==> flow/design.v (excerpt) <==
module systolic_top (
    input  logic         i_clk,
    input  logic         i_nrst,
    input  logic         i_reg_clear,
    input  logic         i_pe_en,
    input  logic         i_psum_out_en,
    input  logic [1:0]   i_mode,
    input  logic [63:0]  i_ifmap,    
    input  logic [7:0]   i_weight,
    output logic [127:0] o_ofmap     
);
For scale: ~310 flip-flops, roughly 210 I/O pins, roughly 59000 sq um of cells after synthesis.
export LEC_CHECK = 0
export ABC_AREA = 1
export CAP_MARGIN = 35
export CELL_PAD_IN_SITES_DETAIL_PLACEMENT = 0
export CORE_MARGIN = 2
export CORE_UTILIZATION = 21
export CTS_CLUSTER_DIAMETER = 77
export CTS_CLUSTER_SIZE = 48
export MAX_ROUTING_LAYER = met4
export MIN_ROUTING_LAYER = met2
export PLACE_DENSITY_LB_ADDON = 0.18
export SLEW_MARGIN = 20
export TNS_END_PERCENT = 65
create_clock -name core_clock -period 10.0 [get_ports {i_clk}]
run.sh (not shown) runs the stock make flow with config.mk's settings and CLKGATE_MAP_FILE=.
Then changed:
==> flow/config.mk (replaced) <==
export PLATFORM = sky130hd
export DESIGN_NAME = systolic_top
export DESIGN_NICKNAME = systolic_top
export VERILOG_FILES = /design/flow/design.v
export SDC_FILE = /design/flow/constraint.sdc
export NUM_CORES = 4
export LEC_CHECK = 0
export CAP_MARGIN = 20
export CELL_PAD_IN_SITES_GLOBAL_PLACEMENT = 2
export CORE_ASPECT_RATIO = 0.65
export CORE_MARGIN = 2
export CORE_UTILIZATION = 39
export GPL_ROUTABILITY_DRIVEN = 0
export SLEW_MARGIN = 25
export TNS_END_PERCENT = 95
Result:
- The new run ran to the end with no violations
- sequential cell count is unchanged
- sequential power is lower by a little under a tenth
- cell count fell by a quarter to a third
- sequential share of layout area is higher by 1.7 points
- core utilization is higher by 18 points
- routed wire length shrinks by a quarter to a third

---

Starting RTL as in the previous note.
Design systolic_top, start of the top module:
module systolic_top (
    input  logic         i_clk,
    input  logic         i_nrst,
    input  logic         i_reg_clear,
    input  logic         i_pe_en,
    input  logic         i_psum_out_en,
    input  logic [1:0]   i_mode,
    input  logic [63:0]  i_ifmap,    
    input  logic [7:0]   i_weight,
    output logic [127:0] o_ofmap     
);
make LEC_CHECK=0 CAP_MARGIN=15 CORE_MARGIN=2 CORE_UTILIZATION=72 CTS_CLUSTER_SIZE=40 MAX_ROUTING_LAYER=met4 PLACE_DENSITY=0.66 SETUP_SLACK_MARGIN=1.27 SLEW_MARGIN=20 finish   # period 9.25 ns
The baseline ran to the end with violations: capacitance limit, slew limit, setup timing.
Then changed:
CAP_MARGIN = 20   (was 15)
CORE_UTILIZATION = 23   (was 72)
CTS_CLUSTER_SIZE = not set   (was 40)
MAX_ROUTING_LAYER = not set   (was met4)
PLACE_DENSITY = not set   (was 0.66)
SETUP_SLACK_MARGIN = not set   (was 1.27)
clock period = 9.65 ns   (was 9.25 ns; I/O delays follow)
Result:
- Now the flow went through all stages and came out clean
- via count falls by 14%
- clock-buffer cell count rises by 7
- core utilization falls by 62 points
- non-clock buffer count rises by 158
- worst hold slack got worse by 0.0087 ns
- clock skew rises by 0.0074 ns
- clock power rises by about 10%
- cell count rises by 26%
- die size rises to 3.1 times its value
- setup slack improved by 0.67 ns
Then changed:
CORE_UTILIZATION = 72   (was 23)
CTS_CLUSTER_DIAMETER = 80   (was not set)
PLACE_DENSITY = 0.36   (was not set)
clock period = 7.83 ns   (was 9.65 ns; I/O delays follow)
=>
- The changed run did not get past 5_1_grt
- die area falls by 68%
- synthesized cell count is unchanged
- area after synthesis stays the same
Then changed:
CORE_UTILIZATION = 61   (was 72)
CTS_CLUSTER_DIAMETER = not set   (was 80)
PLACE_DENSITY = not set   (was 0.36)
clock period = 7.79 ns   (was 7.83 ns; I/O delays follow)
Now the flow produced a layout that fails on setup timing.
Synthesized cell count is unchanged.
Die size rises by about a fifth.
Area after synthesis stays the same.

---

Starting RTL as in the previous note.
// systolic_top
module systolic_top (
    input  logic         i_clk,
    input  logic         i_nrst,
    input  logic         i_reg_clear,
    input  logic         i_pe_en,
    input  logic         i_psum_out_en,
    input  logic [1:0]   i_mode,
    input  logic [63:0]  i_ifmap,    
    input  logic [7:0]   i_weight,
    output logic [127:0] o_ofmap     
);
    systolic_array #(
        .DATA_WIDTH(8),
        .WIDTH(1),
        .HEIGHT(8)
    ) systolic_array_inst (
        .i_clk(i_clk),
        .i_nrst(i_nrst),
        .i_mode(i_mode),
        .i_reg_clear(i_reg_clear),
        .i_pe_en(i_pe_en),
        .i_psum_out_en(i_psum_out_en),
        .i_ifmap(i_ifmap),
        .i_weight(i_weight),
        .o_ofmap(o_ofmap)
    );
endmodule
clock: 6.29 ns
lec_check: 0
cap_margin: 40
core_aspect_ratio: 0.5
core_margin: 2
core_utilization: 64
cts_cluster_diameter: 371
cts_cluster_size: 98
place_density: 0.38
slew_margin: 20
tns_end_percent: 15
The first run ended with an error in global routing (5_1_grt) on GRT-0232.
Rerun with:
Settings changed: CAP_MARGIN 40 to 20, CORE_ASPECT_RATIO 0.5 to unset, CORE_UTILIZATION 64 to 57, CTS_CLUSTER_DIAMETER 371 to unset, CTS_CLUSTER_SIZE 98 to 99, PLACE_DENSITY 0.38 to unset, TNS_END_PERCENT 15 to unset.
Clock period 6.29 ns to 5.51 ns, I/O delays scaled along.
Outcome: Now the flow completed and failed the layout checks on setup timing. Die area went up by 12%. Area after synthesis does not change. Synthesized cell count stays the same.

---

## P
systolic_top again, from the RTL that the note above started with.
clock: 10.0 ns
lec_check: 0
abc_area: 1
cap_margin: 35
cell_pad_in_sites_detail_placement: 0
core_margin: 3
core_utilization: 38
cts_cluster_diameter: 77
cts_cluster_size: 72
gpl_routability_driven: 1
max_routing_layer: met4
min_routing_layer: met1
place_density_lb_addon: 0.21
slew_margin: 20
tns_end_percent: 65
Both conditions hold for P: the flow ran to the end and the final layout passed the timing, design-rule and antenna checks.
Setup changes, P to Q
Settings: changing CTS_CLUSTER_SIZE from 72 to 40; removing ABC_AREA (formerly 1); removing GPL_ROUTABILITY_DRIVEN (formerly 1); removing PLACE_DENSITY_LB_ADDON (formerly 0.21); changing CAP_MARGIN from 35 to 20; removing MIN_ROUTING_LAYER (formerly met1); removing TNS_END_PERCENT (formerly 65); changing CORE_UTILIZATION from 38 to 66; removing CTS_CLUSTER_DIAMETER (formerly 77); removing CELL_PAD_IN_SITES_DETAIL_PLACEMENT (formerly 0); changing CORE_MARGIN from 3 to 2; changing the clock period (ns, I/O delays scaled along) from 10.0 to 7.79.
Findings:
Q: it failed during 5_1_grt, and the tool reported GRT-0232.
Cmp Q vs P: count of unique library cells instantiated by Yosys higher in Q
Taking P as the reference, in Q post-synthesis chip area from yosys lower; detailed-placement wirelength estimate lost 14%; sequential cell area fraction in the yosys report rose by 0.74 points; proportion of synthesized area in mux cells rose by 2.6 points.
When Q is measured against P, its synthesized cell count turns out 1921 lower.
Against P, Q comes in about 46% lower on die area.
What R does differently from Q at the input level:
Settings: CTS_CLUSTER_SIZE no longer set, was 40; TNS_END_PERCENT now 95, previously not set; SLEW_MARGIN now 0, was 20; CORE_UTILIZATION now 40, was 66; MAX_ROUTING_LAYER no longer set, was met4; the clock period (ns, I/O delays scaled along) now 10.0, was 7.79.
- R: full flow OK, the timing, design-rule and antenna checks passed
- Q → R: area of the mapped netlist saw little to no change; width of the die saw an increase; worst slack at placement saw an increase.
- In the flow results for Q and R, the floorplan-stage core utilization is smaller on R.
Power and IR drop assume default switching activity.
